== main ==
## Risc_16_bit
module Risc_16_bit(
 input clk,
 input rst,
 output [15:0] imem_addr,
 input  [15:0] imem_data,
 output        dmem_we,
 output [2:0]  dmem_addr,
 output [15:0] dmem_wdata
);
 wire jump,bne,beq,mem_read,mem_write,alu_src,reg_dst,mem_to_reg,reg_write;
 wire[1:0] alu_op;
 wire [3:0] opcode;
 Datapath_Unit DU
 (
  .clk(clk),
  .rst(rst),
  .imem_addr(imem_addr),
  .imem_data(imem_data),
  .trace_we(dmem_we),
  .trace_addr(dmem_addr),
  .trace_wdata(dmem_wdata),
  .jump(jump),
  .beq(beq),
  .mem_read(mem_read),
  .mem_write(mem_write),
  .alu_src(alu_src),
  .reg_dst(reg_dst),
  .mem_to_reg(mem_to_reg),
  .reg_write(reg_write),
  .bne(bne),
  .alu_op(alu_op),
  .opcode(opcode)
 );
 Control_Unit control
 (
  .opcode(opcode),
  .reg_dst(reg_dst),
  .mem_to_reg(mem_to_reg),
  .alu_op(alu_op),
  .jump(jump),
  .bne(bne),
  .beq(beq),
  .mem_read(mem_read),
  .mem_write(mem_write),
  .alu_src(alu_src),
  .reg_write(reg_write)
 );
endmodule
==> flow/config.mk <==
export PLATFORM = sky130hd
export DESIGN_NAME = Risc_16_bit
export DESIGN_NICKNAME = Risc_16_bit
export VERILOG_FILES = /design/flow/design.v
export SDC_FILE = /design/flow/constraint.sdc
export NUM_CORES = 4
export LEC_CHECK = 0
export CAP_MARGIN = 0
export CELL_PAD_IN_SITES_GLOBAL_PLACEMENT = 0
export CORE_MARGIN = 2
export CORE_UTILIZATION = 68
export CTS_CLUSTER_DIAMETER = 227
export GPL_ROUTABILITY_DRIVEN = 0
export GPL_TIMING_DRIVEN = 1
export MAX_ROUTING_LAYER = met4
export SETUP_SLACK_MARGIN = 0.16
export SLEW_MARGIN = 20
export TNS_END_PERCENT = 70
==> flow/constraint.sdc <==
create_clock -name core_clock -period 5.23 [get_ports {clk}]
set_input_delay 1.0460 -clock core_clock [delete_from_list [all_inputs] [get_ports {clk}]]
set_output_delay 1.0460 -clock core_clock [all_outputs]
set_load 0.01 [all_outputs]
run.sh (not shown) runs the stock make flow with config.mk's settings and CLKGATE_MAP_FILE=.
Tool error GRT-0232 stopped main during global routing; no final results.
> inputs changed (main -> the feature branch)
- removing CELL_PAD_IN_SITES_GLOBAL_PLACEMENT (formerly 0)
- removing CTS_CLUSTER_DIAMETER (formerly 227)
- removing TNS_END_PERCENT (formerly 70)
- changing CORE_UTILIZATION from 68 to 72
- removing GPL_ROUTABILITY_DRIVEN (formerly 0)
- changing CAP_MARGIN from 0 to 20
- removing GPL_TIMING_DRIVEN (formerly 1)
- removing SETUP_SLACK_MARGIN (formerly 0.16)
- removing MAX_ROUTING_LAYER (formerly met4)
- changing the clock period (ns, I/O delays scaled along) from 5.23 to 2.25
Notes after the runs:
- NOTE: worst setup timing slack at the placement stage in the feature branch falls short of that of main
- In the feature branch, the chip area came out 5.4% below the value in main.
- Placed cell area for the feature branch: 1200 sq um up relative to main
- Instance count after placement with tap cells included is higher on the feature branch
- The feature branch failed in clock tree synthesis with DPL-0038.

Starting RTL as in the previous note.
Settings: LEC_CHECK=0, CAP_MARGIN=40, CELL_PAD_IN_SITES_GLOBAL_PLACEMENT=0, CORE_MARGIN=2, CORE_UTILIZATION=70, CTS_CLUSTER_DIAMETER=222, CTS_CLUSTER_SIZE=24, GPL_ROUTABILITY_DRIVEN=0, GPL_TIMING_DRIVEN=1, SETUP_SLACK_MARGIN=-0.18, SLEW_MARGIN=20, TNS_END_PERCENT=70; clock period 5.23 ns.
The starting point stopped in global routing (5_1_grt) on GRT-0232.
Change:
==> flow/config.mk (replaced) <==
export PLATFORM = sky130hd
export DESIGN_NAME = Risc_16_bit
export DESIGN_NICKNAME = Risc_16_bit
export VERILOG_FILES = /design/flow/design.v
export SDC_FILE = /design/flow/constraint.sdc
export NUM_CORES = 4
export LEC_CHECK = 0
export CAP_MARGIN = 20
export CORE_MARGIN = 2
export CORE_UTILIZATION = 40
export SLEW_MARGIN = 20
==> flow/constraint.sdc (replaced) <==
create_clock -name core_clock -period 6.33 [get_ports {clk}]
set_input_delay 1.2660 -clock core_clock [delete_from_list [all_inputs] [get_ports {clk}]]
set_output_delay 1.2660 -clock core_clock [all_outputs]
set_load 0.01 [all_outputs]
After rerunning:
- The new run finished clean
- die area rises by well over a third
- synthesized area is unchanged
- synthesized cell count does not change
Change:
--- a/flow/config.mk
+++ b/flow/config.mk
@@ -9,3 +9,4 @@
 export CORE_MARGIN = 2
-export CORE_UTILIZATION = 40
+export CORE_UTILIZATION = 65
+export HOLD_SLACK_MARGIN = -0.09
 export SLEW_MARGIN = 20
==> flow/constraint.sdc (replaced) <==
create_clock -name core_clock -period 5.0 [get_ports {clk}]
set_input_delay 1.0000 -clock core_clock [delete_from_list [all_inputs] [get_ports {clk}]]
set_output_delay 1.0000 -clock core_clock [all_outputs]
set_load 0.01 [all_outputs]
Result:
- Now the flow completed, yet does not pass: setup timing
- register-to-register slack gets worse by 1.7 ns
- combinational power climbs by well over a third
- via count climbs by a quarter to a third
- final cell count drops slightly
- critical path depth drops by 1
- clock skew climbs by 0.019 ns
- power climbs by well over a third
Change:
--- a/flow/config.mk
+++ b/flow/config.mk
@@ -9,4 +9,4 @@
 export CORE_MARGIN = 2
-export CORE_UTILIZATION = 65
-export HOLD_SLACK_MARGIN = -0.09
+export CORE_UTILIZATION = 64
+export SETUP_SLACK_MARGIN = 1.18
 export SLEW_MARGIN = 20
==> flow/constraint.sdc (replaced) <==
create_clock -name core_clock -period 4.3 [get_ports {clk}]
set_input_delay 0.8600 -clock core_clock [delete_from_list [all_inputs] [get_ports {clk}]]
set_output_delay 0.8600 -clock core_clock [all_outputs]
set_load 0.01 [all_outputs]
Result: Now the flow died in global routing (5_1_grt), error GRT-0116. Synthesized area is unchanged. Die area came out higher by 1.5%. Synthesized cell count does not change.
Change:
--- a/flow/config.mk
+++ b/flow/config.mk
@@ -9,4 +9,5 @@
 export CORE_MARGIN = 2
-export CORE_UTILIZATION = 64
-export SETUP_SLACK_MARGIN = 1.18
+export CORE_UTILIZATION = 68
+export CTS_CLUSTER_DIAMETER = 206
+export CTS_CLUSTER_SIZE = 24
 export SLEW_MARGIN = 20
==> flow/constraint.sdc (replaced) <==
create_clock -name core_clock -period 5.56 [get_ports {clk}]
set_input_delay 1.1120 -clock core_clock [delete_from_list [all_inputs] [get_ports {clk}]]
set_output_delay 1.1120 -clock core_clock [all_outputs]
set_load 0.01 [all_outputs]
Now the flow completed, yet does not pass: setup timing.
Synthesized cell count is unchanged.
Die size shrinks by 5.8%.
Area after synthesis is unchanged.

Risc_16_bit again, from the RTL that the note above started with.
Design Risc_16_bit, start of the top module:
module Risc_16_bit(
 input clk,
 input rst,
 output [15:0] imem_addr,
 input  [15:0] imem_data,
 output        dmem_we,
 output [2:0]  dmem_addr,
 output [15:0] dmem_wdata
);
export LEC_CHECK = 0
export ABC_AREA = 1
export CAP_MARGIN = 40
export CORE_ASPECT_RATIO = 0.5
export CORE_MARGIN = 2
export CORE_UTILIZATION = 72
export CTS_CLUSTER_DIAMETER = 397
export CTS_CLUSTER_SIZE = 97
export PLACE_DENSITY_LB_ADDON = 0.3
export SETUP_SLACK_MARGIN = 0.08
export SLEW_MARGIN = 0
create_clock -name core_clock -period 1.3 [get_ports {clk}]
The baseline stopped in detailed placement.
Next try:
--- a/flow/config.mk
+++ b/flow/config.mk
@@ -8,4 +8,4 @@
 export ABC_AREA = 1
-export CAP_MARGIN = 40
-export CORE_ASPECT_RATIO = 0.5
+export CAP_MARGIN = 20
+export CORE_ASPECT_RATIO = 1.28
 export CORE_MARGIN = 2
@@ -14,4 +14,2 @@
 export CTS_CLUSTER_SIZE = 97
-export PLACE_DENSITY_LB_ADDON = 0.3
-export SETUP_SLACK_MARGIN = 0.08
-export SLEW_MARGIN = 0
+export SLEW_MARGIN = 20
Effect: The changed run failed in clock tree synthesis, error DPL-0033; synthesized cell count does not change; die size stays flat; area after synthesis does not change.
Next try:
--- a/flow/config.mk
+++ b/flow/config.mk
@@ -7,9 +7,6 @@
 export LEC_CHECK = 0
-export ABC_AREA = 1
 export CAP_MARGIN = 20
-export CORE_ASPECT_RATIO = 1.28
 export CORE_MARGIN = 2
 export CORE_UTILIZATION = 72
-export CTS_CLUSTER_DIAMETER = 397
-export CTS_CLUSTER_SIZE = 97
+export PLACE_DENSITY = 0.4
 export SLEW_MARGIN = 20
==> flow/constraint.sdc (replaced) <==
create_clock -name core_clock -period 6.7 [get_ports {clk}]
set_input_delay 1.3400 -clock core_clock [delete_from_list [all_inputs] [get_ports {clk}]]
set_output_delay 1.3400 -clock core_clock [all_outputs]
set_load 0.01 [all_outputs]
After rerunning: This time the run completed without violations. Synthesized area increases by 3.2%. Synthesized cell count decreases by 23%. Die size grows by 3.1%.
Next try:
--- a/flow/config.mk
+++ b/flow/config.mk
@@ -9,4 +9,4 @@
 export CORE_MARGIN = 2
-export CORE_UTILIZATION = 72
-export PLACE_DENSITY = 0.4
+export CORE_UTILIZATION = 71
+export CTS_CLUSTER_SIZE = 97
 export SLEW_MARGIN = 20
=>
- area after synthesis stays the same
- final area falls by about 1.3%
- die size rises by 1.4%
- via count falls by about 3.6%
- global-route usage falls by 2.9 points
- worst hold slack hardly moves
Next try:
--- a/flow/config.mk
+++ b/flow/config.mk
@@ -9,4 +9,4 @@
 export CORE_MARGIN = 2
-export CORE_UTILIZATION = 71
-export CTS_CLUSTER_SIZE = 97
+export CORE_UTILIZATION = 52
+export GPL_ROUTABILITY_DRIVEN = 0
 export SLEW_MARGIN = 20
==> flow/constraint.sdc (replaced) <==
create_clock -name core_clock -period 6.4 [get_ports {clk}]
set_input_delay 1.2800 -clock core_clock [delete_from_list [all_inputs] [get_ports {clk}]]
set_output_delay 1.2800 -clock core_clock [all_outputs]
set_load 0.01 [all_outputs]
Total power rises by a little under a tenth.
Design area rises by a few percent.
Routed wire length falls by a few percent.
Synthesized area stays the same.
Setup slack is better by 0.067 ns.
Worst hold slack is worse by 0.010 ns.
Next try:
--- a/flow/config.mk
+++ b/flow/config.mk
@@ -7,6 +7,6 @@
 export LEC_CHECK = 0
+export ABC_AREA = 1
 export CAP_MARGIN = 20
 export CORE_MARGIN = 2
-export CORE_UTILIZATION = 52
-export GPL_ROUTABILITY_DRIVEN = 0
+export CORE_UTILIZATION = 63
 export SLEW_MARGIN = 20
==> flow/constraint.sdc (replaced) <==
create_clock -name core_clock -period 2.63 [get_ports {clk}]
set_input_delay 0.5260 -clock core_clock [delete_from_list [all_inputs] [get_ports {clk}]]
set_output_delay 0.5260 -clock core_clock [all_outputs]
set_load 0.01 [all_outputs]
After rerunning:
- The changed run died in global routing with GRT-0232
- die size came out lower by about a fifth
- synthesized cell count came out higher by a quarter to a third
- area after synthesis came out lower by a few percent
Power and IR drop assume default switching activity.
